## lpc10_speech_synthetizer
module lpc10_speech_synthetizer (
  input  wire              clk,         
  input  wire              reset,       
  input  wire              StartSpeak,
  input  wire              RomData,
  output wire [11:0]       RomAdr,
  output reg  signed [9:0] SampleData,
  output reg               Speaking
);
reg [5:0]  Cnt_8k;
reg [4:0]  CntSegment;
reg [7:0]  CntSample;
reg [11:0] RomAdrIn;
reg        Speak;
reg [3:0]  CodeEnergy;
reg        CodeRepeat;
reg [4:0]  CodePitch;
reg [17:0] CodeK1K4;    
reg [20:0] CodeK5K10;   
wire GetEnergy, GetRepeat, GetPitch, GetK1K4, GetK5K10, ReadRom;
wire Silence, LastFrame, NoK5K10;
function signed [9:0] TabChirp(input [5:0] i);
  case (i)
    0: TabChirp = 0;    1: TabChirp = 42;   2: TabChirp = -44;  3: TabChirp = 50;
    4: TabChirp = -78;  5: TabChirp = 18;   6: TabChirp = 37;   7: TabChirp = 20;
    8: TabChirp = 2;    9: TabChirp = -31;  10: TabChirp = -59; 11: TabChirp = 2;
    12: TabChirp = 95;  13: TabChirp = 90;  14: TabChirp = 5;   15: TabChirp = 15;
    16: TabChirp = 38;  17: TabChirp = -4;  18: TabChirp = -91; 19: TabChirp = -91;
    20: TabChirp = -42; 21: TabChirp = -35; 22: TabChirp = -36; 23: TabChirp = -4;
  ...
==> flow/config.mk <==
export PLATFORM = sky130hd
export DESIGN_NAME = lpc10_speech_synthetizer
export DESIGN_NICKNAME = lpc10_speech_synthetizer
export VERILOG_FILES = /design/flow/design.v
export SDC_FILE = /design/flow/constraint.sdc
export NUM_CORES = 4
export LEC_CHECK = 0
export ABC_AREA = 1
export CAP_MARGIN = 20
export CORE_MARGIN = 2
export CORE_UTILIZATION = 71
export CTS_CLUSTER_DIAMETER = 211
export CTS_CLUSTER_SIZE = 14
export PLACE_DENSITY_LB_ADDON = 0.26
export SETUP_SLACK_MARGIN = -1.19
export SLEW_MARGIN = 35
==> flow/constraint.sdc <==
create_clock -name core_clock -period 12.5 [get_ports {clk}]
set_input_delay 2.5000 -clock core_clock [delete_from_list [all_inputs] [get_ports {clk}]]
set_output_delay 2.5000 -clock core_clock [all_outputs]
set_load 0.01 [all_outputs]
run.sh (not shown) runs the stock make flow with config.mk's settings and CLKGATE_MAP_FILE=.
The starting point failed in global routing (5_1_grt) with ODB-0269.
Edit:
Settings changed: CORE_UTILIZATION 71 to 72, CTS_CLUSTER_DIAMETER 211 to 174, CTS_CLUSTER_SIZE 14 to 10, HOLD_SLACK_MARGIN from default to 0.28, PLACE_DENSITY_LB_ADDON 0.26 to 0.01, SETUP_SLACK_MARGIN -1.19 to 1.94, SLEW_MARGIN 35 to 20, TNS_END_PERCENT from default to 5.
Clock period 12.5 ns to 10.4 ns, I/O delays scaled along.
With this change the flow completed and failed the layout checks on negative setup slack.
Die size fell slightly.
Synthesized area is unchanged.
Synthesized cell count does not change.
Edit:
Settings changed: CAP_MARGIN 20 to 5, CORE_UTILIZATION 72 to 66, CTS_CLUSTER_DIAMETER 174 to 295, CTS_CLUSTER_SIZE 10 to default, HOLD_SLACK_MARGIN 0.28 to -0.08, PLACE_DENSITY_LB_ADDON 0.01 to default, SETUP_SLACK_MARGIN 1.94 to -0.24, TNS_END_PERCENT 5 to default.
Clock period 10.4 ns to 15.5 ns, I/O delays scaled along.
Effect: The new run went through all stages and came out clean; maximum frequency falls by about 4%; worst setup slack is better by 4.5 ns; via count came out lower by about 9%.
Edit:
Settings changed: CORE_UTILIZATION 66 to 69.
Outcome: Design area went up by 0.40%. Area after synthesis does not change. Sequential cell count is unchanged. Global-route usage went up by 1.5 points.
Edit:
Settings changed: ABC_AREA 1 to default, CAP_MARGIN 5 to 20, CORE_UTILIZATION 69 to 40, CTS_CLUSTER_DIAMETER 295 to default, HOLD_SLACK_MARGIN -0.08 to default, SETUP_SLACK_MARGIN -0.24 to 5.0.
Clock period 15.5 ns to 18.6 ns, I/O delays scaled along.
After rerunning: The changed run produced a clean layout; critical path depth goes down by 8; setup slack gains 2.6 ns; core utilization drops by 29 points; cell area rose by 4.3%; first-iteration DRC count is lower by about 5.6%; maximum frequency drops by 3.4%.
